## design/flow/config.mk

```make
export PLATFORM = sky130hd
export DESIGN_NAME = conv
export DESIGN_NICKNAME = conv
export VERILOG_FILES = /design/flow/design.v
export SDC_FILE = /design/flow/constraint.sdc
export NUM_CORES = 4
export LEC_CHECK = 0
export ABC_AREA = 0
export CAP_MARGIN = 15
export CORE_MARGIN = 2
export CORE_UTILIZATION = 32
export MIN_ROUTING_LAYER = met2
export SLEW_MARGIN = 0
```

## design/flow/design.v

```verilog
`timescale 1ns/100ps
module conv(
           input Aclk,
           input rst,
           input [7:0] Xin,
           input [7:0] Kin,
           output reg [7:0] Rout,
           output reg result_done
       );
reg [7:0] pattern [9-1:0];
reg [4:0] daddr;
wire pattern_done;
reg [7:0] kernel [4-1:0];
reg [4:0] kaddr;
wire kernel_done;
reg [7:0] result [4-1:0];
reg [4:0] out_cnt;
integer i;
assign pattern_done = (daddr-1>=9) ? 1'd1 : 1'd0;
always@(posedge Aclk)
begin
    if(rst)
    begin
        for(i=0;i<9;i=i+1)
        begin
            pattern[i] <= 7'd0;
        end
        daddr <= 5'd1;   
    end
    else
    begin
        if(pattern_done)
        begin
            pattern[daddr] <= pattern[daddr];
            daddr <= daddr;
        end
        else
        begin
            pattern[daddr-1] <= Xin;
            daddr <= daddr + 5'd1;
        end
    end
end
assign kernel_done = (kaddr-1>=4) ? 1'd1 : 1'd0;
always@(posedge Aclk)
begin
    if(rst)
    begin
        for(i=0;i<4;i=i+1)
        begin
            kernel[i] <= 7'd0;
        end
        kaddr <= 5'd1;
    end
    else
    begin
        if(kernel_done)
        begin
            kernel[kaddr] <= kernel[kaddr];
            kaddr <= kaddr;
        end
        else
        begin
            kernel[kaddr-1] <= Kin;
            kaddr <= kaddr + 5'd1;
        end
    end
end
always@(*)
begin
    if(rst)
    begin
        for(i=0;i<4;i=i+1)
        begin
            result[i] = 7'd0;
        end
    end
    else
    begin
        if(pattern_done & kernel_done)
        begin
            result[0] = pattern[0]*kernel[0] + pattern[1]*kernel[1] + pattern[3]*kernel[2] + pattern[4]*kernel[3];
            result[1] = pattern[1]*kernel[0] + pattern[2]*kernel[1] + pattern[4]*kernel[2] + pattern[5]*kernel[3];
            result[2] = pattern[3]*kernel[0] + pattern[4]*kernel[1] + pattern[6]*kernel[2] + pattern[7]*kernel[3];
            result[3] = pattern[4]*kernel[0] + pattern[5]*kernel[1] + pattern[7]*kernel[2] + pattern[8]*kernel[3];
        end
        else
        begin
            for(i=0;i<4;i=i+1)
            begin
                result[i] = 7'd0;
            end
        end
    end
end
always@(posedge Aclk)
begin
    if(rst)
    begin
        result_done <= 1'd0;
    end
    else
    begin
        if(pattern_done & kernel_done)
        begin
            result_done <= 1'd1;
        end
        else
        begin
            result_done <= result_done;
        end
    end
end
always@(posedge Aclk)
begin
    if(rst)
    begin
        Rout <= 7'd0;
        out_cnt <= 5'd1;
    end
    else
    begin
        if(pattern_done & kernel_done)
        begin
            out_cnt <= out_cnt + 5'd1;
            Rout <= result[out_cnt-1];
        end
        else
        begin
            out_cnt <= 5'd1;
            Rout <= 5'd0;
        end
    end
end
endmodule
```

## design/flow/run.sh

```bash
#!/bin/bash
# the make line also repeats each setting of config.mk as NAME=value (left out here)
make -C /OpenROAD-flow-scripts/flow DESIGN_CONFIG=/design/flow/config.mk WORK_HOME=/design/flow/orfs CLKGATE_MAP_FILE= finish
```

## design/flow/constraint.sdc

```tcl
create_clock -name core_clock -period 7.35 [get_ports {Aclk}]
set_input_delay 1.4700 -clock core_clock [delete_from_list [all_inputs] [get_ports {Aclk}]]
set_output_delay 1.4700 -clock core_clock [all_outputs]
set_load 0.01 [all_outputs]
```

==> qor_table.md, run 1 <==
| Metric | This run |
|:---|:---|
| Slowest cell on the critical path | edfxtp_1 |
| FF-to-FF path depth | 23 |
| Wire length of the first global-routing pass | 104000 microns |
| Post-detailed-routing wire length | 68910 microns |
| Clock tree from TritonCTS | built |
| Required time worst endpoint | 7.71 ns |
| Horizontal die dimension | 262.0 microns |
| Synthesis Warnings | 2 |
| Number of vias per cell after detailed routing | 6.526 |
| Final worst slack | 0.1772 ns |
| Largest net degree at the start of global routing | 33 |
| Total cells reported by yosys after synthesis | 2273 |
| Crit end category | flop |
| Layout Cell Area excl Fill | 0.02392 sq mm |
| Total number of clock tree sinks | 125 |
| Final hold vios | 0 |
| Buffers from clock root to sink, at most | 2 |
| Ports | 27 |
| Buffer cell driving the clock tree root | clkbuf_16 |
| Met3 Usage GRT | 43.12% |
| Mux cell area share | 0.04701% |
| Met1 Use GR | 0% |
| Worst relative slew slack | 30.73% |
| Cell type group with the largest total delay on the critical path | adder cells |
| Count of pins over their slew limit | 0 |
| Synth Instances | 2273 |
| Unique cell types | 43 |
| Cell Area, Synth | 0.02129 sq mm |
| Reg clk slew, reported paths | 0.09 ns |
| Via count of the first global-routing pass | 24850 |
| Capture point of the worst path | Rout[7] |
| Total of flip-flops plus latches after synthesis | 125 |
| Result of the run | finished clean |
| WS Path Type | reg -> reg |
| Count of cell instances traversed by the critical path | 23 |
| Count of flip-flops with a built-in enable after synthesis | 104 |
| Number of design-rule violations left by the first detailed-router iteration | 3741 |
| Worst path most repeated cell | fa_1 |
| Sequential cell area | 0.003543 sq mm |
| Later-pin clock latency in the skew report | 0.46 ns |
| Dominant cell area share | 27.08% |
| Total placed instance area | 0.02321 sq mm |
| Port buffer count | 26 |
| Number of CTS-inserted buffers | 17 |
| Most Crowded Layer GR | met3 |
| Antenna violations before repair | 0 |
| Worst reg-to-reg setup slack | 0.18 ns |
| First element of the critical path | pattern[7][2] |
| Synth Area in XOR/XNOR | 11.06% |
| Met2 track demand over resource in global routing | 34.79% |
| Overall die area | 0.06862 sq mm |
| Core area | 0.06586 sq mm |
| Pre-Place Util | 32.33% |
| Nets | 2899 |
| GR Overflow Total | 0 |
| Achievable frequency | 139.4 MHz |
| Commonest cells post-synth | inv_1, and2_1, fa_1, nand2_1, ha_1 |
| Final setup violation count | 0 |
| Placement Rows | 94 |
| Sequential fraction of the synthesis area | 16.64% |
| Top fanout value on the critical path | 6 |
| Cell types occupying the most area after synthesis | fa_1, ha_1, edfxtp_1 |
| Top flip-flop cell by instance count after synthesis | edfxtp_1 |
| Number of warnings in the stage logs | 34 |
| Average instance area after synthesis | 9.368 sq um |
| Share of synthesized cell area in and, or, nand and nor gates | 18.69% |
| Minimum period implied by the final worst setup slack | 7.173 ns |
| Critical path buffer and inverter count | 5 |
| Hold endpoint | result_done |
| Number of max-cap violations | 0 |
| Number of detailed-route iterations in the first pass | 8 |
| Chip area from the yosys synthesis statistics | 0.02129 sq mm |
| And-or/or-and share of the synthesized area | 1.498% |
| Fraction of synthesis flops using an asynchronous set or reset pin | 0% |
| Largest family of logic cells by area | adder cells |
| Worst-case hold slack | 0.4773 ns |
| Vias | 20970 |
| DIE HEIGHT | 262.0 microns |
| Worst hold path depth | 2 |
| Crit start category | flop |
| Worst-Margin Slew | 1.036 ns |
| Routability-driven placement congestion ratio | 0.9669 |
| Final critical-path share of the clock period | 97.59% |
| Top cell type by total area after synthesis | fa_1 |
| Most common cell in the netlist | inv_1 |
| Cells along the critical path | nand2_1 -> fa_1 -> inv_1 -> fa_1 -> inv_1 -> fa_1 -> inv_1 -> fa_1 -> fa_1 -> fa_1 -> fa_1 -> inv_1 -> fa_1 -> inv_1 -> ha_1 -> a21o_1 -> a21oi_2 -> xnor2_1 -> xnor2_1 -> xnor3_1 -> xnor3_1 -> a21oi_2 -> a21boi_2 |
| HPWL after detailed placement | 52700 microns |
| DRC violations left | 0 |
| Remaining antenna violation count after routing | 0 |
| Synth Area in Adders | 42.47% |
| Worst min path class | reg -> reg |
| Number of H-tree levels | 4 |
| Synthesized netlist net count | 2841 |
| Syn-to-layout area delta | 12.33% |
| Aggregate global-route resource usage | 31.15% |
| Startpoint of the most critical hold path | result_done |
| Clock skew after layout | 0.02518 ns |
| Crit path largest cell delay | 0.59 ns |
| FF-to-FF End | Rout[7] |
| Area of combinational cells with multiple inputs | 0.01573 sq mm |
| Source of the worst register-to-register timing path | pattern[7][2] |
| Count of filler cells inserted in the layout | 6685 |
| Worst Path Arrival | 7.53 ns |
| Final routed wire length divided by cell count | 21.44 microns |
| DP Worst Slack | 0.1176 ns |
-- cell type report --
class / instances / area share [%]
flip-flops and latches: 125 / 14.81
diodes: 6 / 0.06277
clock buffers: 17 / 1.779
inverters: 446 / 6.999
clock inverters: 15 / 0.7899
repair buffers: 131 / 5.283
well taps: 864 / 4.520
multi-input cells: 1610 / 65.75
-- through the flow --
step / cells / utilization (%) / setup TNS, ns
floorplan: 2273 / - / 0
global placement: 3170 / 35.24 / 0
detailed placement: 3170 / 35.24 / 0
CTS: 3202 / 36.17 / 0
global route: 3208 / 36.29 / -0.001950
finish: 3214 / 36.32 / 0
-- layer usage --
metal / up-vias / wire (microns)
li1: 6883 / -
met1: 7462 / 0
met2: 5807 / 31440
met3: 765 / 29070
met4: 57 / 6969
met5: - / 1434
-- timing repair --
action                                  CTS  global route
endpoints found under the setup margin    0             1
hold buffers                              0             0
gates resized                             0             8
setup buffers                             0             6
==> run 2: changes to the inputs <==
Settings changed: ABC_AREA 0 to 1, CAP_MARGIN 15 to 20, CORE_ASPECT_RATIO set to 0.97, CORE_MARGIN 2 to 4, CORE_UTILIZATION 32 to 33, CTS_CLUSTER_DIAMETER set to 234, MIN_ROUTING_LAYER met2 to not set, SETUP_SLACK_MARGIN set to -0.6.
Clock period 7.35 ns to 9.92 ns, I/O delays scaled along.
==> run 2 against run 1 <==
  * First-iteration DRC count down 63%
  * Count of clock-buffer cells in the layout unchanged
  * Cell area up 3.2%
  * Synthesized cell count up 38%
  * Non-clock buffer count down 73
  * Synthesized area up 7.7%
  * Clock skew down 0.0090 ns
  * Via count down 12%
  * Cell count up 25%
==> qor_table.md, run 2 <==
| Metric | This run |
|:---|:---|
| Result of the run | finished clean |
| Number of max-cap violations | 0 |
| Final hold vios | 0 |
| Clock skew after layout | 0.01614 ns |
| Layout Cell Area excl Fill | 0.02468 sq mm |
| Horizontal die dimension | 275.7 microns |
| Fraction of synthesis flops using an asynchronous set or reset pin | 0% |
| Final instance count without filler cells | 4033 |
| HPWL after detailed placement | 52710 microns |
| Pre-Place Util | 33.57% |
| Synthesized netlist net count | 3706 |
| Crit end category | flop |
| Number of vias per cell after detailed routing | 4.570 |
| Routability-driven placement congestion ratio | 0.9042 |
| Aggregate negative setup slack | 0 ns |
| Worst-Margin Slew | 1.015 ns |
| Synth Area in Adders | 39.42% |
| Clock tree from TritonCTS | built |
| Synth Area in XOR/XNOR | 4.227% |
| Number of warnings in the stage logs | 33 |
| Number of H-tree levels | 4 |
| Achievable frequency | 135.2 MHz |
| Number of cells upsized or downsized after cts | 0 |
| Number of design-rule violations left by the first detailed-router iteration | 1391 |
| Wire length of the first global-routing pass | 105100 microns |
| Overall die area | 0.07380 sq mm |
| Share of synthesized cell area in and, or, nand and nor gates | 22.09% |
| Dominant cell area share | 25.13% |
| Slowest cell on the critical path | edfxtp_1 |
| Total cells reported by yosys after synthesis | 3138 |
| Setup repair after global routing missed its margin | false |
| Syn-to-layout area delta | 7.581% |
| Cell Area, Synth | 0.02294 sq mm |
| DRC violations left | 0 |
| Aggregate global-route resource usage | 18.99% |
| Top flip-flop cell by instance count after synthesis | edfxtp_1 |
| Post-detailed-routing wire length | 67670 microns |
| Vias | 18430 |
| Final worst slack | 2.524 ns |
| Synthesis Warnings | 2 |
| Capture point of the worst path | Rout[7] |
| Total of flip-flops plus latches after synthesis | 125 |
| And-or/or-and share of the synthesized area | 1.418% |
| Buffer cell driving the clock tree root | clkbuf_16 |
| Commonest cells post-synth | nand2_1, inv_1, fa_1 |
| FF-to-FF End | Rout[7] |
| Number of detailed-route iterations in the first pass | 5 |
| Worst hold path depth | 2 |
| Port buffer count | 26 |
| Remaining antenna violation count after routing | 0 |
| Hold endpoint | kaddr[4] |
| Count of cell instances traversed by the critical path | 31 |
| FF-to-FF path depth | 31 |
| Crit start category | flop |
| Worst Path Arrival | 7.76 ns |
| Chip area from the yosys synthesis statistics | 0.02294 sq mm |
| Nets | 3675 |
| DIE HEIGHT | 267.7 microns |
| First element of the critical path | kernel[3][1] |
| Final routed wire length divided by cell count | 16.78 microns |
| Number of CTS-inserted buffers | 17 |
| Critical path buffer and inverter count | 7 |
| Sequential fraction of the synthesis area | 15.45% |
| Count of flip-flops with a built-in enable after synthesis | 104 |
| Total number of clock tree sinks | 125 |
| Buffers from clock root to sink, at most | 2 |
| Later-pin clock latency in the skew report | 0.46 ns |
| Startpoint of the most critical hold path | kaddr[4] |
| Source of the worst register-to-register timing path | kernel[3][1] |
| Total placed instance area | 0.02409 sq mm |
| Cell types occupying the most area after synthesis | fa_1, nand2_1, inv_1 |
| Via count of the first global-routing pass | 18210 |
| Cell type group with the largest total delay on the critical path | adder cells |
| Worst reg-to-reg setup slack | 2.52 ns |
| Average instance area after synthesis | 7.311 sq um |
| Worst path most repeated cell | fa_1 |
| Required time worst endpoint | 10.28 ns |
| Core area | 0.06833 sq mm |
| Synth Instances | 3138 |
| Top fanout value on the critical path | 15 |
| Ports | 27 |
| Placement Rows | 94 |
| Fraction of the core area covered by cells at the end of the flow | 36.12% |
| DP Worst Slack | 2.571 ns |
| GR Overflow Total | 0 |
| Worst min path class | reg -> reg |
| Mux cell area share | 0% |
| Most common cell in the netlist | nand2_1 |
| Largest net degree at the start of global routing | 34 |
| Hold-fix buffers, CTS | 0 |
| Final setup violation count | 0 |
| WS Path Type | reg -> reg |
| Crit path largest cell delay | 0.83 ns |
| Reg clk slew, reported paths | 0.08 ns |
| Count of pins over their slew limit | 0 |
| Unique cell types | 41 |
| Minimum period implied by the final worst setup slack | 7.396 ns |
| Worst relative slew slack | 32.31% |
| Largest family of logic cells by area | adder cells |
| Number of post-CTS setup repair buffers | 0 |
| Final critical-path share of the clock period | 74.55% |
| Placed Cells | 4000 |
| Top cell type by total area after synthesis | fa_1 |
| Antenna violations before repair | 1 |
[run 2: cell type report]
cell class	instances	area [sq um]
clock buffer	17	425.4
clock inverter	15	162.7
tap	912	1141
timing repair buffer	58	500.5
fill	7115	43650
sequential	125	3543
multi-input combinational	1973	15410
antenna	1	2.502
inverter	932	3498
[run 2: per-stage QoR]
step	hold WS [ns]
after global placement	0.4212
after CTS	0.4307
final	0.4318
after global routing	0.4652
after detailed placement	0.4191
after floorplan	0.3990
[run 2: routing by layer]
layer,track usage [%],part of all wire [%]
met1,27.04,45
met2,29.27,43
met3,3.906,9.2
met4,5.480,3.0
met5,0,0
==> run 3: changes to the inputs <==
Settings changed: ABC_AREA 1 to not set, CORE_ASPECT_RATIO 0.97 to not set, CORE_MARGIN 4 to 2, CORE_UTILIZATION 33 to 72, CTS_CLUSTER_DIAMETER 234 to 224, CTS_CLUSTER_SIZE set to 82, PLACE_DENSITY_LB_ADDON set to 0.0, SETUP_SLACK_MARGIN -0.6 to -0.5, SLEW_MARGIN 0 to 20, TNS_END_PERCENT set to 60.
Clock period 9.92 ns to 5.21 ns, I/O delays scaled along.
==> run 3 against run 2 <==
  * Now fails the layout checks on negative setup slack
  * Critical path depth down 7
  * Register-to-register slack worse by 4.2 ns
  * Cell area fell by 0.37%
  * Die size decreased by 58%
  * Synthesized area shrank 7.2%
  * Worst hold slack better by 0.065 ns
  * Utilization increased by 49 points
  * Worst setup slack worse by 4.2 ns
  * First-iteration DRC count up 34%
  * Routed wire length shrank 5.5%
==> qor_table.md, run 3 <==
| Metric | This run |
|:---|:---|
| Nets | 3042 |
| Cells along the critical path | buf_4 -> buf_4 -> and2_1 -> fa_1 -> inv_1 -> fa_1 -> fa_1 -> fa_1 -> fa_1 -> inv_1 -> fa_1 -> fa_1 -> inv_1 -> fa_1 -> inv_2 -> ha_4 -> a21o_1 -> a21oi_4 -> xnor2_1 -> xnor2_1 -> xnor3_1 -> xnor3_1 -> a22oi_2 -> a21boi_2 |
| GR Overflow Total | 0 |
| Number of CTS-inserted buffers | 17 |
| DRC violations left | 0 |
| Crit path largest cell delay | 0.52 ns |
| Met3 Usage GRT | 10.49% |
| Number of vias per cell after detailed routing | 5.771 |
| Top fanout value on the critical path | 10 |
| Final worst slack | -1.644 ns |
| Worst path most repeated cell | fa_1 |
| Unique cell types | 43 |
| Final hold vios | 0 |
| Worst hold path depth | 2 |
| Worst min path class | reg -> reg |
| Synth Instances | 2273 |
| Cell types occupying the most area after synthesis | fa_1, ha_1, edfxtp_1 |
| Buffers from clock root to sink, at most | 2 |
| Buffer cell driving the clock tree root | clkbuf_16 |
| Number of warnings in the stage logs | 36 |
| Count of cell instances traversed by the critical path | 24 |
| Ports | 27 |
| Met2 track demand over resource in global routing | 69.14% |
| HPWL after detailed placement | 51000 microns |
| Later-pin clock latency in the skew report | 0.44 ns |
| Crit end category | flop |
| Worst reg-to-reg setup slack | -1.64 ns |
| Routability-driven placement congestion ratio | 1.015 |
| Total of flip-flops plus latches after synthesis | 125 |
| Overall die area | 0.03097 sq mm |
| DIE HEIGHT | 176.0 microns |
| Setup repair after global routing missed its margin | true |
| Crit start category | flop |
| Hold endpoint | result_done |
| Average instance area after synthesis | 9.368 sq um |
| Count of filler cells inserted in the layout | 1678 |
| Final routed wire length divided by cell count | 22.26 microns |
| Total number of clock tree sinks | 125 |
| Clock tree from TritonCTS | built |
| And-or/or-and share of the synthesized area | 1.498% |
| DP Worst Slack | -1.650 ns |
| Most Crowded Layer GR | met2 |
| Top flip-flop cell by instance count after synthesis | edfxtp_1 |
| Post-detailed-routing wire length | 63970 microns |
| Aggregate global-route resource usage | 43.22% |
| Pre-Place Util | 73.59% |
| Remaining antenna violation count after routing | 0 |
| Sequential cell area | 0.003543 sq mm |
| Vias | 16580 |
| Synth Area in Adders | 42.47% |
| First element of the critical path | pattern[4][3] |
| Port buffer count | 26 |
| Number of max-cap violations | 0 |
| Reg clk slew, reported paths | 0.06 ns |
| Minimum period implied by the final worst setup slack | 6.854 ns |
| Sequential fraction of the synthesis area | 16.64% |
| Number of design-rule violations left by the first detailed-router iteration | 1867 |
| Achievable frequency | 145.9 MHz |
| Number of H-tree levels | 4 |
| Number of detailed-route iterations in the first pass | 6 |
| Placement Rows | 62 |
| Cell Area, Synth | 0.02129 sq mm |
| Count of flip-flops with a built-in enable after synthesis | 104 |
| Slowest cell on the critical path | fa_1 |
| Final instance count without filler cells | 2873 |
| Count of pins over their slew limit | 0 |
| Critical path buffer and inverter count | 6 |
| Mux cell area share | 0.04701% |
| Cell type group with the largest total delay on the critical path | adder cells |
| Area of combinational cells with multiple inputs | 0.01590 sq mm |
| Top cell type by total area after synthesis | fa_1 |
| Capture point of the worst path | Rout[7] |
| FF-to-FF path depth | 24 |
| Antenna violations before repair | 1 |
| Total cells reported by yosys after synthesis | 2273 |
| Total placed instance area | 0.02375 sq mm |
| Syn-to-layout area delta | 15.48% |
| Share of synthesized cell area in and, or, nand and nor gates | 18.69% |
| Checks that blocked a clean result | negative setup slack |
| Worst-Margin Slew | 0.9008 ns |
| Synth Area in XOR/XNOR | 11.06% |
| Clock skew after layout | 0.01363 ns |
| FF-to-FF End | Rout[7] |
| Met1 Use GR | 55.16% |
| Final setup violation count | 5 |
| Layout Cell Area excl Fill | 0.02459 sq mm |
| Result of the run | finished with violations |
| Core area | 0.02894 sq mm |
| Required time worst endpoint | 5.53 ns |
| Largest net degree at the start of global routing | 19 |
| Synthesized netlist net count | 2841 |
| Worst relative slew slack | 39.95% |
| Source of the worst register-to-register timing path | pattern[4][3] |
| Worst Path Arrival | 7.18 ns |
| Synthesis Warnings | 2 |
| Dominant cell area share | 27.08% |
| Commonest cells post-synth | inv_1, and2_1, fa_1, nand2_1, ha_1 |
| Via count of the first global-routing pass | 17870 |
| Wire length of the first global-routing pass | 98550 microns |
| Fraction of synthesis flops using an asynchronous set or reset pin | 0% |
| Startpoint of the most critical hold path | result_done |
| Most common cell in the netlist | inv_1 |
| Chip area from the yosys synthesis statistics | 0.02129 sq mm |
| Final critical-path share of the clock period | 131.5% |
| Largest family of logic cells by area | adder cells |
| Placed Cells | 2820 |
| WS Path Type | reg -> reg |
| Horizontal die dimension | 176.0 microns |
[run 3: area by class of cell]
| cell class | count | share of cell area (%) |
|---|---|---|
| multi-input cells | 1610 | 64.67 |
| flip-flops and latches | 125 | 14.41 |
| repair buffers | 274 | 9.815 |
| inverters | 446 | 6.808 |
| well taps | 384 | 1.954 |
| clock buffers | 18 | 1.745 |
| clock inverters | 14 | 0.5749 |
| diodes | 2 | 0.02035 |
[run 3: routing by layer]
layer	wire (microns)	part of all wire, %
met5	11	0.017
met3	7352	11
met4	3912	6.1
met2	28870	45
met1	23820	37
[run 3: timing repair]
action | in CTS | in global routing
buffers inserted | 18 | 4
resized | 12 | 15
endpoints found under the setup margin | 5 | 5
cloned | 0 | 1
hold buffers | 0 | 0
pin swaps | 22 | 5
[run 3: per-stage QoR]
stage | hold WS, ns | utilization (%) | TNS, ns
2_1_floorplan | 0.4719 | - | -3.308
3_3_place_gp | 0.4576 | 82.09 | -5.963
3_5_place_dp | 0.4895 | 82.09 | -6.357
4_1_cts | 0.4983 | 84.60 | -6.303
5_1_grt | 0.5105 | 84.97 | -7.419
6_report | 0.4972 | 84.99 | -6.369
==> run 4: changes to the inputs <==
Settings changed: CTS_CLUSTER_DIAMETER 224 to not set, CTS_CLUSTER_SIZE 82 to not set, PLACE_DENSITY_LB_ADDON 0.0 to not set, SETUP_SLACK_MARGIN -0.5 to not set, TNS_END_PERCENT 60 to not set.
Clock period 5.21 ns to 7.69 ns, I/O delays scaled along.
==> run 4 against run 3 <==
  * Now clean on timing, DRC and antenna
  * Cell count shrank 6.2%
  * Critical path type unchanged
  * Register-to-register slack improved by 1.9 ns
  * Synthesized cell count is the same
  * Utilization is 5.9 points lower
  * Worst setup slack gained 1.9 ns
  * Critical path depth is 1 lower
  * Routed wire length down 7.8%
  * Critical endpoint unchanged
  * Clock skew rose by 0.0027 ns
==> qor_table.md, run 4 <==
| Metric | This run |
|:---|:---|
| Slowest cell on the critical path | edfxtp_1 |
| Aggregate global-route resource usage | 40.40% |
| Largest family of logic cells by area | adder cells |
| Worst reg-to-reg setup slack | 0.25 ns |
| Remaining antenna violation count after routing | 0 |
| DRC violations left | 0 |
| DIE HEIGHT | 176.0 microns |
| Cells along the critical path | nand2_1 -> fa_1 -> inv_1 -> fa_1 -> inv_1 -> fa_1 -> fa_1 -> inv_1 -> fa_1 -> fa_1 -> fa_1 -> inv_1 -> fa_1 -> inv_1 -> ha_1 -> a21o_1 -> a21oi_1 -> xnor2_1 -> xnor2_1 -> xnor2_1 -> xnor3_1 -> a21oi_1 -> a21boi_2 |
| Most common cell in the netlist | inv_1 |
| Final worst slack | 0.2497 ns |
| Synth Area in XOR/XNOR | 11.06% |
| Number of design-rule violations left by the first detailed-router iteration | 1503 |
| Synth Instances | 2273 |
| HPWL after detailed placement | 45910 microns |
| Clock tree from TritonCTS | built |
| Mux cell area share | 0.04701% |
| Worst-Margin Slew | 1.036 ns |
| Final setup violation count | 0 |
| Number of H-tree levels | 4 |
| Placement Rows | 62 |
| Antenna violations before repair | 0 |
| Crit path largest cell delay | 0.76 ns |
| Achievable frequency | 134.4 MHz |
| Core area | 0.02894 sq mm |
| Cell types occupying the most area after synthesis | fa_1, ha_1, edfxtp_1 |
| Number of vias per cell after detailed routing | 5.793 |
| Total of flip-flops plus latches after synthesis | 125 |
| WS Path Type | reg -> reg |
| Largest net degree at the start of global routing | 33 |
| Clock skew after layout | 0.01629 ns |
| Worst relative slew slack | 30.90% |
| Chip area from the yosys synthesis statistics | 0.02129 sq mm |
| Average instance area after synthesis | 9.368 sq um |
| Buffers from clock root to sink, at most | 2 |
| Final routed wire length divided by cell count | 21.90 microns |
| Number of detailed-route iterations in the first pass | 6 |
| Critical path buffer and inverter count | 5 |
| Syn-to-layout area delta | 7.439% |
| Cell Area, Synth | 0.02129 sq mm |
| GR Overflow Total | 0 |
| Fraction of synthesis flops using an asynchronous set or reset pin | 0% |
| Minimum period implied by the final worst setup slack | 7.440 ns |
| Ant diodes | 0 |
| And-or/or-and share of the synthesized area | 1.498% |
| Top cell type by total area after synthesis | fa_1 |
| Aggregate negative setup slack | 0 ns |
| Crit end category | flop |
| Commonest cells post-synth | inv_1, and2_1, fa_1, nand2_1, ha_1 |
| Overall die area | 0.03097 sq mm |
| Worst hold path depth | 1 |
| Hold-fix buffers, CTS | 0 |
| Final hold vios | 0 |
| Number of max-cap violations | 0 |
| Dominant cell area share | 27.08% |
| Wire length of the first global-routing pass | 92140 microns |
| Top fanout value on the critical path | 9 |
| FF-to-FF path depth | 23 |
| Nets | 2865 |
| Final critical-path share of the clock period | 96.75% |
| Synth Area in Adders | 42.47% |
| FF-to-FF End | Rout[7] |
| DP Worst Slack | 0.2725 ns |
| Reg clk slew, reported paths | 0.07 ns |
| Post-detailed-routing wire length | 58990 microns |
| Cell type group with the largest total delay on the critical path | adder cells |
| Number of CTS-inserted buffers | 17 |
| Worst path most repeated cell | fa_1 |
| Top flip-flop cell by instance count after synthesis | edfxtp_1 |
| Routability-driven placement congestion ratio | 0.9677 |
| Worst min path class | reg -> reg |
| Crit start category | flop |
| Capture point of the worst path | Rout[7] |
| Horizontal die dimension | 176.0 microns |
| Total cells reported by yosys after synthesis | 2273 |
| Synthesized netlist net count | 2841 |
| Worst Path Arrival | 7.81 ns |
| Hold endpoint | kaddr[4] |
| Later-pin clock latency in the skew report | 0.43 ns |
| Setup repair after global routing missed its margin | false |
| Number of warnings in the stage logs | 35 |
| Sequential fraction of the synthesis area | 16.64% |
| Port buffer count | 26 |
| Count of pins over their slew limit | 0 |
| Count of cell instances traversed by the critical path | 23 |
| Pre-Place Util | 73.59% |
| Count of filler cells inserted in the layout | 1976 |
| Count of flip-flops with a built-in enable after synthesis | 104 |
| Share of synthesized cell area in and, or, nand and nor gates | 18.69% |
| Vias | 15610 |
| Result of the run | finished clean |
| Number of cells upsized or downsized after cts | 0 |
| Ports | 27 |
| First element of the critical path | pattern[4][3] |
| Unique cell types | 43 |
| Source of the worst register-to-register timing path | pattern[4][3] |
| Via count of the first global-routing pass | 16730 |
| Required time worst endpoint | 8.06 ns |
| Startpoint of the most critical hold path | kaddr[4] |
| Synthesis Warnings | 2 |
| Buffer cell driving the clock tree root | clkbuf_16 |
| Total number of clock tree sinks | 125 |
==> run 4: metal layers <==
layer	GRT usage [%]	wire [microns]	vias to the layer above
li1	-	-	6826
met4	18.90	3215	0
met3	8.678	6751	225
met5	0	0	-
met1	52.93	22270	7646
met2	64.76	26760	910
==> run 4: layout make-up <==
| cell class | count | area (sq um) | share of cell area, % |
|---|---|---|---|
| clock buffers | 17 | 425.4 | 1.859 |
| clock inverters | 15 | 177.7 | 0.7766 |
| inverters | 446 | 1674 | 7.317 |
| multi-input cells | 1610 | 15710 | 68.66 |
| flip-flops and latches | 125 | 3543 | 15.49 |
| well taps | 384 | 480.5 | 2.100 |
| repair buffers | 97 | 868.3 | 3.795 |
==> run 4: repair_timing <==
| item | 4_1_cts | 5_1_grt |
|---|---|---|
| buffers inserted | 0 | 1 |
| endpoints found under the hold margin | 0 | 0 |
| endpoints found under the setup margin | 0 | 1 |
==> run 4: per-stage QoR <==
step	utilization, %	std cells	area [sq um]	hold slack, ns
2_1_floorplan	-	2273	21290	0.4719
3_3_place_gp	76.96	2661	22270	0.4573
3_5_place_dp	76.96	2661	22270	0.4922
4_1_cts	79.04	2693	22870	0.5004
5_1_grt	79.07	2694	22880	0.5208
6_report	79.07	2694	22880	0.4953
==> run 5: changes to the inputs <==
Settings changed: CORE_UTILIZATION 72 to 44.
Clock period 7.69 ns to 6.02 ns, I/O delays scaled along.
==> run 5 against run 4 <==
  * The layout now fails its checks (negative setup slack)
  * Routed wire length increased by 10%
  * Cell count rose by 15%
  * Fmax up 8.9%
  * Via count grew 1.1%
  * Cell area grew 8.7%
  * Utilization fell by 27 points
  * Critical path depth unchanged
  * Critical path type unchanged
==> qor_table.md, run 5 <==
| Metric | This run |
|:---|:---|
| Cell Area, Synth | 0.02129 sq mm |
| Buffer cell driving the clock tree root | clkbuf_16 |
| Crit path largest cell delay | 0.58 ns |
| Cell type group with the largest total delay on the critical path | adder cells |
| Slowest cell on the critical path | fa_1 |
| Worst reg-to-reg setup slack | -0.81 ns |
| Result of the run | finished with violations |
| Final critical-path share of the clock period | 113.5% |
| Final hold vios | 0 |
| DIE HEIGHT | 224.0 microns |
| Number of vias per cell after detailed routing | 5.086 |
| Critical path buffer and inverter count | 5 |
| Count of cell instances traversed by the critical path | 23 |
| Total cells reported by yosys after synthesis | 2273 |
| Post-detailed-routing wire length | 64890 microns |
| Average instance area after synthesis | 9.368 sq um |
| Achievable frequency | 146.4 MHz |
| Placement Rows | 80 |
| And-or/or-and share of the synthesized area | 1.498% |
| Share of synthesized cell area in and, or, nand and nor gates | 18.69% |
| Final instance count without filler cells | 3103 |
| Synth Area in Adders | 42.47% |
| WS Path Type | reg -> reg |
| Cells along the critical path | buf_4 -> and2_1 -> fa_1 -> fa_1 -> inv_1 -> fa_1 -> fa_1 -> inv_1 -> fa_1 -> fa_1 -> fa_1 -> inv_1 -> fa_1 -> inv_1 -> ha_4 -> a21o_1 -> a21oi_2 -> xnor2_1 -> xnor2_1 -> xnor2_1 -> xnor3_1 -> a21oi_2 -> a21boi_2 |
| Wire length of the first global-routing pass | 100300 microns |
| Source of the worst register-to-register timing path | pattern[4][1] |
| Worst-Margin Slew | 0.8431 ns |
| Required time worst endpoint | 6.38 ns |
| Final setup violation count | 4 |
| Number of design-rule violations left by the first detailed-router iteration | 1228 |
| Synth Instances | 2273 |
| Horizontal die dimension | 224.0 microns |
| Antenna violations before repair | 2 |
| Most common cell in the netlist | inv_1 |
| Dominant cell area share | 27.08% |
| Synthesis Warnings | 2 |
| Unique cell types | 43 |
| Via count of the first global-routing pass | 16910 |
| Count of flip-flops with a built-in enable after synthesis | 104 |
| Worst Path Arrival | 7.19 ns |
| Aggregate negative setup slack | -2.077 ns |
| Largest net degree at the start of global routing | 24 |
| Setup repair after global routing missed its margin | true |
| Crit start category | flop |
| Number of H-tree levels | 4 |
| Top cell type by total area after synthesis | fa_1 |
| Aggregate global-route resource usage | 26.88% |
| Pre-Place Util | 44.60% |
| Final routed wire length divided by cell count | 20.91 microns |
| HPWL after detailed placement | 53560 microns |
| Later-pin clock latency in the skew report | 0.43 ns |
| Crit end category | flop |
| Top flip-flop cell by instance count after synthesis | edfxtp_1 |
| Synth Area in XOR/XNOR | 11.06% |
| Overall die area | 0.05017 sq mm |
| Hold endpoint | result_done |
| Sequential fraction of the synthesis area | 16.64% |
| Mux cell area share | 0.04701% |
| Chip area from the yosys synthesis statistics | 0.02129 sq mm |
| Syn-to-layout area delta | 16.75% |
| Number of warnings in the stage logs | 36 |
| FF-to-FF End | Rout[7] |
| Number of CTS-inserted buffers | 17 |
| Checks that blocked a clean result | negative setup slack |
| Fraction of the core area covered by cells at the end of the flow | 52.07% |
| First element of the critical path | pattern[4][1] |
| Layout Cell Area excl Fill | 0.02486 sq mm |
| Top fanout value on the critical path | 8 |
| Largest family of logic cells by area | adder cells |
| Worst min path class | reg -> reg |
| Synthesized netlist net count | 2841 |
| Worst relative slew slack | 43.79% |
| DP Worst Slack | -0.8268 ns |
| Total placed instance area | 0.02414 sq mm |
| Reg clk slew, reported paths | 0.07 ns |
| GR Overflow Total | 0 |
| DRC violations left | 0 |
| Commonest cells post-synth | inv_1, and2_1, fa_1, nand2_1, ha_1 |
| Nets | 3040 |
| Fraction of synthesis flops using an asynchronous set or reset pin | 0% |
| Startpoint of the most critical hold path | result_done |
| Count of filler cells inserted in the layout | 4379 |
| FF-to-FF path depth | 23 |
| Final worst slack | -0.8099 ns |
| Core area | 0.04775 sq mm |
| Capture point of the worst path | Rout[7] |
| Minimum period implied by the final worst setup slack | 6.830 ns |
| Number of max-cap violations | 0 |
| Number of detailed-route iterations in the first pass | 6 |
| Routability-driven placement congestion ratio | 0.9361 |
| Clock tree from TritonCTS | built |
| Cell types occupying the most area after synthesis | fa_1, ha_1, edfxtp_1 |
| Total of flip-flops plus latches after synthesis | 125 |
| Total number of clock tree sinks | 125 |
| Buffers from clock root to sink, at most | 2 |
| Ports | 27 |
| Remaining antenna violation count after routing | 0 |
| Placed Cells | 3063 |
| Worst hold path depth | 2 |
| Count of pins over their slew limit | 0 |
| Port buffer count | 26 |
| Worst path most repeated cell | fa_1 |
| Vias | 15780 |
| Clock skew after layout | 0.01722 ns |
-- run 5: area by class of cell --
| type | instances | area, sq um | area share (%) |
|---|---|---|---|
| well taps | 615 | 769.5 | 3.095 |
| diodes | 3 | 7.507 | 0.03020 |
| multi-input cells | 1610 | 15880 | 63.87 |
| clock buffers | 18 | 429.2 | 1.726 |
| clock inverters | 14 | 180.2 | 0.7247 |
| repair buffers | 272 | 2377 | 9.563 |
| inverters | 446 | 1674 | 6.734 |
| flip-flops and latches | 125 | 3543 | 14.25 |
-- run 5: metrics by stage --
stage / hold WS [ns]
after CTS: 0.4827
after global placement: 0.4684
after detailed placement: 0.4696
after floorplan: 0.4719
final: 0.4751
after global routing: 0.4958
-- run 5: metal layers --
layer  part of all wire (%)  vias to the layer above  GRT usage, %  wire length (microns)
li1                       -                     7180             -                      -
met1                     44                     7944         37.21                  28560
met2                     47                      543         44.57                  30300
met3                    6.4                      114         3.200                   4160
met4                    2.9                        0         7.419                   1862
met5                      0                        -             0                      0
-- run 5: repair_timing --
action / 4_1_cts / 5_1_grt
pin swaps: 5 / 11
endpoints found under the setup margin: 4 / 4
buffers inserted: 4 / 1
resized: 6 / 9
hold buffers: 0 / 0
==> run 6: changes to the inputs <==
Settings changed: CORE_UTILIZATION 44 to 70, CTS_CLUSTER_DIAMETER set to 357, CTS_CLUSTER_SIZE set to 32.
Clock period 6.02 ns to 5.63 ns, I/O delays scaled along.
==> run 6 against run 5 <==
  * Still fails the layout checks on negative setup slack
  * Fmax is 2.4% lower
  * Flip-flop count unchanged
  * Synthesized area stayed put
  * Die size decreased by 37%
  * Critical path type unchanged
==> qor_table.md, run 6 <==
| Metric | This run |
|:---|:---|
| Largest net degree at the start of global routing | 28 |
| Placement Rows | 63 |
| Share of synthesized cell area in and, or, nand and nor gates | 18.69% |
| Minimum period implied by the final worst setup slack | 6.999 ns |
| Wire length of the first global-routing pass | 102500 microns |
| Worst-Margin Slew | 0.7982 ns |
| Final setup violation count | 5 |
| Result of the run | finished with violations |
| Met1 WL | 24820 microns |
| Unique cell types | 43 |
| Achievable frequency | 142.9 MHz |
| Fraction of synthesis flops using an asynchronous set or reset pin | 0% |
| Synthesis Warnings | 2 |
| Post-detailed-routing wire length | 68770 microns |
| Worst reg-to-reg setup slack | -1.37 ns |
| Syn-to-layout area delta | 18.46% |
| Number of vias per cell after detailed routing | 5.845 |
| Crit path largest cell delay | 0.57 ns |
| FF-to-FF End | Rout[7] |
| DIE HEIGHT | 178.4 microns |
| Average instance area after synthesis | 9.368 sq um |
| Top cell type by total area after synthesis | fa_1 |
| Capture point of the worst path | Rout[7] |
| Crit start category | flop |
| Layout Cell Area excl Fill | 0.02522 sq mm |
| Clock skew after layout | 0.02147 ns |
| Number of detailed-route iterations in the first pass | 5 |
| Met3 routed wirelength | 8422 microns |
| Required time worst endpoint | 5.95 ns |
| Core area | 0.02980 sq mm |
| Horizontal die dimension | 178.4 microns |
| GR Overflow Total | 0 |
| Aggregate global-route resource usage | 44.61% |
| Number of CTS-inserted buffers | 17 |
| Top fanout value on the critical path | 5 |
| Worst Path Arrival | 7.32 ns |
| Crit end category | flop |
| Total of flip-flops plus latches after synthesis | 125 |
| Amount of wire on met2 after detailed routing | 30840 microns |
| Remaining antenna violation count after routing | 0 |
| Top flip-flop cell by instance count after synthesis | edfxtp_1 |
| Most common cell in the netlist | inv_1 |
| Vias | 16980 |
| WS Path Type | reg -> reg |
| Pre-Place Util | 71.47% |
| Total cells reported by yosys after synthesis | 2273 |
| Number of warnings in the stage logs | 38 |
| Chip area from the yosys synthesis statistics | 0.02129 sq mm |
| Nets | 3069 |
| Clock tree from TritonCTS | built |
| Cell types occupying the most area after synthesis | fa_1, ha_1, edfxtp_1 |
| Count of flip-flops with a built-in enable after synthesis | 104 |
| Setup repair after global routing missed its margin | true |
| Later-pin clock latency in the skew report | 0.45 ns |
| HPWL after detailed placement | 52190 microns |
| Number of design-rule violations left by the first detailed-router iteration | 1804 |
| Synth Instances | 2273 |
| Cell type group with the largest total delay on the critical path | adder cells |
| Total placed instance area | 0.02378 sq mm |
| Cell Area, Synth | 0.02129 sq mm |
| Slowest cell on the critical path | edfxtp_1 |
| Reg clk slew, reported paths | 0.06 ns |
| Critical path buffer and inverter count | 7 |
| DRC violations left | 0 |
| Source of the worst register-to-register timing path | kernel[3][3] |
| Overall die area | 0.03183 sq mm |
| Number of H-tree levels | 4 |
| Count of cell instances traversed by the critical path | 25 |
| Aggregate negative setup slack | -4.123 ns |
| Hold endpoint | result_done |
| FF-to-FF path depth | 25 |
| Worst min path class | reg -> reg |
| Synth Area in Adders | 42.47% |
| Count of pins over their slew limit | 0 |
| Worst hold path depth | 2 |
| Worst relative slew slack | 46.34% |
| Final critical-path share of the clock period | 124.3% |
| Antenna violations before repair | 3 |
| And-or/or-and share of the synthesized area | 1.498% |
| Checks that blocked a clean result | negative setup slack |
| First element of the critical path | kernel[3][3] |
| Synth Area in XOR/XNOR | 11.06% |
| Sequential fraction of the synthesis area | 16.64% |
| Fraction of the core area covered by cells at the end of the flow | 84.66% |
| Buffer cell driving the clock tree root | clkbuf_16 |
| Dominant cell area share | 27.08% |
| Largest family of logic cells by area | adder cells |
| Number of max-cap violations | 0 |
| Routability-driven placement congestion ratio | 1.005 |
| Synthesized netlist net count | 2841 |
| Mux cell area share | 0.04701% |
| Port buffer count | 26 |
| Total number of clock tree sinks | 125 |
| Topmost layer with routed signal wires | met4 |
| Commonest cells post-synth | inv_1, and2_1, fa_1, nand2_1, ha_1 |
| Ports | 27 |
| Startpoint of the most critical hold path | result_done |
| Via count of the first global-routing pass | 18200 |
| Buffers from clock root to sink, at most | 2 |
| Worst-case hold slack | 0.5003 ns |
| Final hold vios | 0 |
| Worst path most repeated cell | fa_1 |
| Final worst slack | -1.369 ns |
| Final routed wire length divided by cell count | 23.67 microns |
## run 6: timing repair
action,4_1_cts,5_1_grt
endpoints found under the setup margin,5,5
cloned,2,0
setup buffers,22,11
pin swaps,61,27
gates resized,73,20
hold buffers,0,0
## run 6: area by class of cell
type | instances | area, sq um
Clock buffer | 24 | 556.8
Inverter | 446 | 1674
Antenna cell | 1 | 2.502
Fill cell | 1734 | 4572
Sequential cell | 125 | 3543
Timing Repair Buffer | 301 | 2674
Multi-Input combinational cell | 1610 | 16200
Clock inverter | 8 | 88.84
Tap cell | 390 | 488.0
## run 6: metal layers
metal,track usage (%),up-vias
li1,-,7234
met1,55.48,8325
met2,70.01,1121
met3,12.19,300
met4,26.08,0
met5,0.1603,-
## run 6: per-stage QoR
stage / setup WS (ns) / cells
2_1_floorplan: -0.7168 / 2273
3_3_place_gp: -1.456 / 2838
3_5_place_dp: -1.571 / 2838
4_1_cts: -1.335 / 2893
5_1_grt: -1.492 / 2904
6_report: -1.369 / 2905
==> run 7: changes to the inputs <==
Settings changed: CAP_MARGIN 20 to 0, CORE_ASPECT_RATIO set to 0.89, CORE_UTILIZATION 70 to 72, CTS_CLUSTER_DIAMETER 357 to 224, CTS_CLUSTER_SIZE 32 to 81, GPL_ROUTABILITY_DRIVEN set to 0, GPL_TIMING_DRIVEN set to 1, HOLD_SLACK_MARGIN set to -0.07, MIN_ROUTING_LAYER set to met1, PLACE_DENSITY_LB_ADDON set to 0.0, SETUP_SLACK_MARGIN set to 1.67, TNS_END_PERCENT set to 50.
Clock period 5.63 ns to 5.69 ns, I/O delays scaled along.
==> run 7 against run 6 <==
  * Still fails the layout checks on negative setup slack
  * Worst hold slack got worse by 0.012 ns
  * Via count down 1.5%
  * Non-clock buffer count is 6 lower
  * Fmax rose by 2.4%
  * Cell area fell by 1.4%
  * Critical path depth decreased by 1
  * Worst setup slack gained 0.23 ns
  * Flip-flop count is the same
==> qor_table.md, run 7 <==
| Metric | This run |
|:---|:---|
| Top fanout value on the critical path | 6 |
| Slowest cell on the critical path | fa_1 |
| Worst path most repeated cell | fa_1 |
| Hold-fix buffers, CTS | 0 |
| Mux cell area share | 0.04701% |
| Total number of clock tree sinks | 125 |
| Synth Area in Adders | 42.47% |
| Core area | 0.02916 sq mm |
| Count of flip-flops with a built-in enable after synthesis | 104 |
| Cells along the critical path | buf_6 -> buf_16 -> and2_1 -> fa_1 -> inv_1 -> fa_1 -> fa_1 -> fa_1 -> fa_1 -> inv_1 -> fa_1 -> fa_1 -> inv_1 -> fa_1 -> inv_2 -> ha_4 -> a21o_1 -> a21oi_4 -> xnor2_2 -> xnor2_1 -> xnor3_1 -> xnor3_1 -> a22oi_2 -> a21boi_2 |
| FF-to-FF End | Rout[7] |
| Source of the worst register-to-register timing path | kernel[0][3] |
| Port buffer count | 26 |
| Number of design-rule violations left by the first detailed-router iteration | 1694 |
| Total cells reported by yosys after synthesis | 2273 |
| Number of H-tree levels | 4 |
| Pre-Place Util | 73.03% |
| FF-to-FF path depth | 24 |
| Number of max-cap violations | 0 |
| Ports | 27 |
| Worst hold path depth | 2 |
| Minimum period implied by the final worst setup slack | 6.834 ns |
| Buffers from clock root to sink, at most | 2 |
| Clock tree from TritonCTS | built |
| Synthesized netlist net count | 2841 |
| Crit start category | flop |
| Post-detailed-routing wire length | 63140 microns |
| Worst reg-to-reg setup slack | -1.14 ns |
| Top cell type by total area after synthesis | fa_1 |
| Number of warnings in the stage logs | 36 |
| Total placed instance area | 0.02382 sq mm |
| Worst Path Arrival | 7.16 ns |
| Final setup violation count | 5 |
| Result of the run | finished with violations |
| Number of vias per cell after detailed routing | 5.756 |
| Dominant cell area share | 27.08% |
| Critical path buffer and inverter count | 6 |
| Capture point of the worst path | Rout[7] |
| Remaining antenna violation count after routing | 0 |
| Overall die area | 0.03097 sq mm |
| Fraction of the core area covered by cells at the end of the flow | 85.29% |
| Vias | 16730 |
| Via count of the first global-routing pass | 17860 |
| Aggregate global-route resource usage | 42.74% |
| Largest net degree at the start of global routing | 29 |
| Syn-to-layout area delta | 16.79% |
| DP Worst Slack | -1.177 ns |
| Synth Instances | 2273 |
| Buffer cell driving the clock tree root | clkbuf_16 |
| Wire length of the first global-routing pass | 97930 microns |
| First element of the critical path | kernel[0][3] |
| Crit path largest cell delay | 0.53 ns |
| Cell type group with the largest total delay on the critical path | adder cells |
| DIE HEIGHT | 166.2 microns |
| Count of pins over their slew limit | 0 |
| Unique cell types | 43 |
| Synth Area in XOR/XNOR | 11.06% |
| Achievable frequency | 146.3 MHz |
| Placement Rows | 59 |
| Final hold vios | 0 |
| Commonest cells post-synth | inv_1, and2_1, fa_1, nand2_1, ha_1 |
| Share of synthesized cell area in and, or, nand and nor gates | 18.69% |
| Crit end category | flop |
| And-or/or-and share of the synthesized area | 1.498% |
| Horizontal die dimension | 186.3 microns |
| Top flip-flop cell by instance count after synthesis | edfxtp_1 |
| HPWL after detailed placement | 50070 microns |
| Final worst slack | -1.144 ns |
| Layout Cell Area excl Fill | 0.02487 sq mm |
| Startpoint of the most critical hold path | result_done |
| Reg clk slew, reported paths | 0.07 ns |
| Checks that blocked a clean result | negative setup slack |
| Worst-Margin Slew | 0.7316 ns |
| Cell types occupying the most area after synthesis | fa_1, ha_1, edfxtp_1 |
| Worst relative slew slack | 51.23% |
| Clock skew after layout | 0.008709 ns |
| Antenna violations before repair | 1 |
| Average instance area after synthesis | 9.368 sq um |
| Later-pin clock latency in the skew report | 0.44 ns |
| Fraction of synthesis flops using an asynchronous set or reset pin | 0% |
| Largest family of logic cells by area | adder cells |
| WS Path Type | reg -> reg |
| Chip area from the yosys synthesis statistics | 0.02129 sq mm |
| Final critical-path share of the clock period | 120.1% |
| Worst min path class | reg -> reg |
| Number of CTS-inserted buffers | 17 |
| Most common cell in the netlist | inv_1 |
| Setup repair after global routing missed its margin | true |
| GR Overflow Total | 0 |
| Required time worst endpoint | 6.01 ns |
| Number of detailed-route iterations in the first pass | 6 |
| Nets | 3063 |
| Hold endpoint | result_done |
| Cell Area, Synth | 0.02129 sq mm |
| Sequential fraction of the synthesis area | 16.64% |
| Total of flip-flops plus latches after synthesis | 125 |
| Count of cell instances traversed by the critical path | 24 |
| Synthesis Warnings | 2 |
| DRC violations left | 0 |
| Final routed wire length divided by cell count | 21.73 microns |
[run 7: per-stage QoR]
| stage | instances | hold WS, ns | setup TNS, ns |
|---|---|---|---|
| CTS | 2901 | 0.4920 | -3.182 |
| global placement | 2848 | 0.4583 | -3.117 |
| global route | 2904 | 0.5147 | -4.438 |
| finish | 2906 | 0.4884 | -3.545 |
| floorplan | 2273 | 0.4719 | -1.113 |
| detailed placement | 2848 | 0.4736 | -3.579 |
[run 7: final cells by class]
type	instances	area, sq um
diodes	2	5.005
clock inverters	15	166.4
well taps	396	495.5
multi-input cells	1610	16000
inverters	446	1674
flip-flops and latches	125	3543
clock buffers	17	425.4
repair buffers	295	2555
fillers	1653	4290
[run 7: timing repair]
action | CTS | global route
resized | 35 | 13
buffers inserted | 20 | 3
pin swaps | 27 | 12
endpoints found under the setup margin | 7 | 7
gates cloned | 1 | 0
[run 7: metal layers]
layer / track usage [%] / part of all wire (%) / wire length (microns) / vias to the layer above
met5: 0 / 0 / 0 / -
met4: 21.98 / 6.1 / 3832 / 0
met3: 10.07 / 12 / 7687 / 271
met2: 66.90 / 45 / 28370 / 1096
met1: 55.60 / 37 / 23250 / 8134
li1: - / - / - / 7227
==> run 8: changes to the inputs <==
Settings changed: ABC_AREA set to 1, CAP_MARGIN 0 to 20, CORE_ASPECT_RATIO 0.89 to not set, CTS_CLUSTER_DIAMETER 224 to not set, CTS_CLUSTER_SIZE 81 to 100, GPL_ROUTABILITY_DRIVEN 0 to not set, GPL_TIMING_DRIVEN 1 to not set, HOLD_SLACK_MARGIN -0.07 to not set, MIN_ROUTING_LAYER met1 to not set, PLACE_DENSITY set to 0.4, PLACE_DENSITY_LB_ADDON 0.0 to not set, SETUP_SLACK_MARGIN 1.67 to 1.31, TNS_END_PERCENT 50 to 15.
Clock period 5.69 ns to 5.62 ns, I/O delays scaled along.
==> run 8 against run 7 <==
  * Still fails the layout checks on negative setup slack
  * Critical path depth up 12
  * Non-clock buffer count up 6
  * Fmax up 2.3%
  * Cell count up 30%
  * Global-route usage up 3.2 points
  * Synthesized area up 7.7%
==> qor_table.md, run 8 <==
| Metric | This run |
|:---|:---|
| Result of the run | finished with violations |
| Checks that blocked a clean result | negative setup slack |
| Synthesized netlist net count | 3706 |
| Total cells reported by yosys after synthesis | 3138 |
| Final critical-path share of the clock period | 118.9% |
| Achievable frequency | 149.7 MHz |
| Synthesis Warnings | 2 |
| Placement Rows | 65 |
| WS Path Type | reg -> reg |
| Number of H-tree levels | 4 |
| GR Overflow Total | 0 |
| Slowest cell on the critical path | fa_1 |
| Chip area from the yosys synthesis statistics | 0.02294 sq mm |
| Total of flip-flops plus latches after synthesis | 125 |
| Cell types occupying the most area after synthesis | fa_1, nand2_1, inv_1 |
| Count of flip-flops with a built-in enable after synthesis | 104 |
| FF-to-FF path depth | 36 |
| Aggregate global-route resource usage | 45.96% |
| Reg clk slew, reported paths | 0.07 ns |
| Wire length of the first global-routing pass | 114200 microns |
| Layout Cell Area excl Fill | 0.02640 sq mm |
| Worst relative slew slack | 37.54% |
| Overall die area | 0.03331 sq mm |
| Synth Area in XOR/XNOR | 4.227% |
| Routability-driven placement congestion ratio | 1.019 |
| Number of CTS-inserted buffers | 17 |
| Vias | 20890 |
| Largest net degree at the start of global routing | 25 |
| Total number of clock tree sinks | 125 |
| Top cell type by total area after synthesis | fa_1 |
| Hold-fix buffers, CTS | 0 |
| Syn-to-layout area delta | 15.08% |
| Dominant cell area share | 25.13% |
| Required time worst endpoint | 5.97 ns |
| Post-detailed-routing wire length | 73400 microns |
| Most common cell in the netlist | nand2_1 |
| Setup repair after global routing missed its margin | true |
| Average instance area after synthesis | 7.311 sq um |
| Worst-case hold slack | 0.4404 ns |
| First element of the critical path | kernel[0][3] |
| Share of synthesized cell area in and, or, nand and nor gates | 22.09% |
| And-or/or-and share of the synthesized area | 1.418% |
| Unique cell types | 41 |
| Number of design-rule violations left by the first detailed-router iteration | 2481 |
| HPWL after detailed placement | 58580 microns |
| Capture point of the worst path | Rout[7] |
| Crit path largest cell delay | 0.54 ns |
| Number of detailed-route iterations in the first pass | 6 |
| Number of max-cap violations | 0 |
| Pre-Place Util | 72.89% |
| Commonest cells post-synth | nand2_1, inv_1, fa_1 |
| Final setup violation count | 4 |
| Final worst slack | -1.059 ns |
| Number of warnings in the stage logs | 38 |
| Ports | 27 |
| Cell type group with the largest total delay on the critical path | adder cells |
| FF-to-FF End | Rout[7] |
| Startpoint of the most critical hold path | kaddr[4] |
| Nets | 3918 |
| Sequential fraction of the synthesis area | 15.45% |
| Clock tree from TritonCTS | built |
| Clock skew after layout | 0.01966 ns |
| Hold endpoint | kaddr[4] |
| DIE HEIGHT | 182.5 microns |
| Final hold vios | 0 |
| Remaining antenna violation count after routing | 0 |
| Cell Area, Synth | 0.02294 sq mm |
| Number of vias per cell after detailed routing | 5.547 |
| Top fanout value on the critical path | 5 |
| Buffer cell driving the clock tree root | clkbuf_16 |
| Largest family of logic cells by area | adder cells |
| Antenna violations before repair | 0 |
| Buffers from clock root to sink, at most | 2 |
| Core area | 0.03147 sq mm |
| Worst min path class | reg -> reg |
| DRC violations left | 0 |
| Worst Path Arrival | 7.03 ns |
| Count of cell instances traversed by the critical path | 36 |
| Worst-Margin Slew | 0.9358 ns |
| Via count of the first global-routing pass | 21420 |
| Count of pins over their slew limit | 0 |
| Worst reg-to-reg setup slack | -1.06 ns |
| Fraction of synthesis flops using an asynchronous set or reset pin | 0% |
| Mux cell area share | 0% |
| Final routed wire length divided by cell count | 19.49 microns |
| Total placed instance area | 0.02534 sq mm |
| Minimum period implied by the final worst setup slack | 6.679 ns |
| Horizontal die dimension | 182.5 microns |
| Crit end category | flop |
| Source of the worst register-to-register timing path | kernel[0][3] |
| Synth Instances | 3138 |
| Top flip-flop cell by instance count after synthesis | edfxtp_1 |
| Critical path buffer and inverter count | 13 |
| Port buffer count | 26 |
| Later-pin clock latency in the skew report | 0.46 ns |
| Crit start category | flop |
| Synth Area in Adders | 39.42% |
| Worst hold path depth | 2 |
| DP Worst Slack | -1.038 ns |
==> run 8: timing repair <==
action,4_1_cts,5_1_grt
pin swaps,79,74
setup buffers,20,3
endpoints found under the setup margin,6,6
hold endpoints to repair,0,0
gates cloned,2,0
gates resized,34,43
==> run 8: metrics by stage <==
| stage | utilization (%) | cells | setup TNS (ns) |
|---|---|---|---|
| 2_1_floorplan | - | 3138 | -1.130 |
| 3_3_place_gp | 80.52 | 3708 | -2.275 |
| 3_5_place_dp | 80.52 | 3708 | -2.619 |
| 4_1_cts | 83.45 | 3762 | -2.721 |
| 5_1_grt | 83.88 | 3765 | -3.720 |
| 6_report | 83.89 | 3766 | -3.018 |
==> run 8: area by class of cell <==
class / instances / area (sq um)
inverter: 932 / 3498
tap: 402 / 503.0
clock inverter: 15 / 153.9
multi-input combinational: 1973 / 15680
antenna: 1 / 2.502
clock buffer: 17 / 425.4
fill: 1937 / 5071
sequential: 125 / 3543
timing repair buffer: 301 / 2601
==> run 8: per-layer routing <==
metal	up-vias	track usage, %	share of wire [%]
met3	319	11.67	14
li1	9431	-	-
met2	1374	69.99	43
met5	-	0	0
met1	9767	60.93	37
met4	0	24.10	6.4
==> run 9: changes to the inputs <==
Settings changed: ABC_AREA 1 to not set, CAP_MARGIN 20 to 40, CELL_PAD_IN_SITES_DETAIL_PLACEMENT set to 0, CELL_PAD_IN_SITES_GLOBAL_PLACEMENT set to 1, CORE_UTILIZATION 72 to 52, CTS_CLUSTER_SIZE 100 to not set, GPL_TIMING_DRIVEN set to 0, PLACE_DENSITY 0.4 to not set, PLACE_DENSITY_LB_ADDON set to 0.18, SETUP_SLACK_MARGIN 1.31 to -0.3, TNS_END_PERCENT 15 to 25.
Clock period 5.62 ns to 8.12 ns, I/O delays scaled along.
==> run 9 against run 8 <==
  * The layout still fails its checks (negative setup slack)
  * Cell count down 24%
  * Non-clock buffer count is 173 lower
  * Count of clock-buffer cells in the layout unchanged
  * Synthesized area decreased by 7.2%
  * Via count fell by 26%
  * Global-route usage shrank 13 points
  * Clock skew fell by 0.0081 ns
  * Worst setup slack better by 1.0 ns
==> qor_table.md, run 9 <==
| Metric | This run |
|:---|:---|
| Buffers from clock root to sink, at most | 2 |
| Unique cell types | 43 |
| Clock tree from TritonCTS | built |
| Sequential fraction of the synthesis area | 16.64% |
| Reg clk slew, reported paths | 0.06 ns |
| Vias | 15400 |
| DIE HEIGHT | 206.4 microns |
| FF-to-FF End | Rout[7] |
| Met1 Use GR | 44.02% |
| Ports | 27 |
| First element of the critical path | kernel[2][1] |
| Crit path largest cell delay | 0.68 ns |
| Worst hold path depth | 2 |
| Largest net degree at the start of global routing | 17 |
| Total placed instance area | 0.02229 sq mm |
| Number of detailed-route iterations in the first pass | 5 |
| Met2 track demand over resource in global routing | 53.52% |
| GR Overflow Total | 0 |
| Slowest cell on the critical path | clkbuf_1 |
| Crit end category | flop |
| Synthesis Warnings | 2 |
| Final critical-path share of the clock period | 100.8% |
| Fraction of synthesis flops using an asynchronous set or reset pin | 0% |
| Crit start category | flop |
| Final hold vios | 0 |
| Aggregate negative setup slack | -0.06243 ns |
| Port buffer count | 25 |
| Final setup violation count | 1 |
| Buffer cell driving the clock tree root | clkbuf_16 |
| Worst path most repeated cell | fa_1 |
| Worst reg-to-reg setup slack | -0.06 ns |
| WS Path Type | reg -> reg |
| Core area | 0.04065 sq mm |
| Hold endpoint | result_done |
| Nets | 2896 |
| Startpoint of the most critical hold path | result_done |
| Fraction of the core area covered by cells at the end of the flow | 56.77% |
| Worst Path Arrival | 8.53 ns |
| Count of flip-flops with a built-in enable after synthesis | 104 |
| Worst min path class | reg -> reg |
| Antenna violations before repair | 1 |
| Wire length of the first global-routing pass | 99830 microns |
| Capture point of the worst path | Rout[7] |
| Aggregate global-route resource usage | 33.15% |
| DRC violations left | 0 |
| Mux cell area share | 0.04701% |
| Most Crowded Layer GR | met2 |
| Share of synthesized cell area in and, or, nand and nor gates | 18.69% |
| Dominant cell area share | 27.08% |
| HPWL after detailed placement | 52920 microns |
| Achievable frequency | 122.2 MHz |
| Number of design-rule violations left by the first detailed-router iteration | 1364 |
| Count of pins over their slew limit | 0 |
| Synth Instances | 2273 |
| Placement Rows | 74 |
| Met3 Usage GRT | 6.071% |
| Synth Area in XOR/XNOR | 11.06% |
| Top flip-flop cell by instance count after synthesis | edfxtp_1 |
| FF-to-FF path depth | 25 |
| Clock skew after layout | 0.01152 ns |
| Horizontal die dimension | 206.4 microns |
| Synth Area in Adders | 42.47% |
| Total of flip-flops plus latches after synthesis | 125 |
| Area of combinational cells with multiple inputs | 0.01571 sq mm |
| Minimum period implied by the final worst setup slack | 8.182 ns |
| Cell type group with the largest total delay on the critical path | adder cells |
| Number of H-tree levels | 4 |
| Worst relative slew slack | 29.62% |
| Final worst slack | -0.06243 ns |
| Syn-to-layout area delta | 8.367% |
| Later-pin clock latency in the skew report | 0.45 ns |
| Cell types occupying the most area after synthesis | fa_1, ha_1, edfxtp_1 |
| Worst-Margin Slew | 1.056 ns |
| Critical path buffer and inverter count | 7 |
| Number of vias per cell after detailed routing | 5.358 |
| Cell Area, Synth | 0.02129 sq mm |
| Total number of clock tree sinks | 125 |
| Layout Cell Area excl Fill | 0.02308 sq mm |
| Commonest cells post-synth | inv_1, and2_1, fa_1, nand2_1, ha_1 |
| Routability-driven placement congestion ratio | 0.9991 |
| Checks that blocked a clean result | negative setup slack |
| Result of the run | finished with violations |
| Overall die area | 0.04258 sq mm |
| Top fanout value on the critical path | 10 |
| Number of max-cap violations | 0 |
| Source of the worst register-to-register timing path | kernel[2][1] |
| Total cells reported by yosys after synthesis | 2273 |
| And-or/or-and share of the synthesized area | 1.498% |
| Count of filler cells inserted in the layout | 3675 |
| Count of cell instances traversed by the critical path | 25 |
| Sequential cell area | 0.003543 sq mm |
| Synthesized netlist net count | 2841 |
| Post-detailed-routing wire length | 66520 microns |
| Chip area from the yosys synthesis statistics | 0.02129 sq mm |
| Via count of the first global-routing pass | 16040 |
| Hold-fix buffers, CTS | 0 |
| Most common cell in the netlist | inv_1 |
| Top cell type by total area after synthesis | fa_1 |
| Largest family of logic cells by area | adder cells |
| Pre-Place Util | 52.39% |
| Worst-case hold slack | 0.4881 ns |
| Average instance area after synthesis | 9.368 sq um |
| Number of warnings in the stage logs | 33 |
| Final routed wire length divided by cell count | 23.15 microns |
| Number of CTS-inserted buffers | 17 |
| Required time worst endpoint | 8.47 ns |
| Remaining antenna violation count after routing | 0 |
[run 9: layout make-up]
class,instances,share of cell area [%]
multi-input cells,1610,68.09
inverters,446,7.255
clock buffers,17,1.844
plain buffers,81,1.480
well taps,532,2.885
flip-flops and latches,125,15.36
repair buffers,47,2.033
clock inverters,15,1.046
diodes,1,0.01084
[run 9: per-layer routing]
| metal | wire length, microns | share of wire [%] |
|---|---|---|
| met2 | 30540 | 46 |
| met1 | 27500 | 41 |
| met5 | 0 | 0 |
| met4 | 3010 | 4.5 |
| met3 | 5468 | 8.2 |
[run 9: stage by stage]
step | setup WS (ns) | instances
finish | -0.06243 | 2874
global route | -0.2909 | 2873
CTS | -0.2875 | 2866
detailed placement | -0.7369 | 2837
global placement | -0.7173 | 2830
floorplan | 1.074 | 2273
[run 9: what timing repair did]
action	4_1_cts	5_1_grt
gates resized	2	23
endpoints found under the setup margin	1	1
cloned	0	0
buffers inserted	1	9
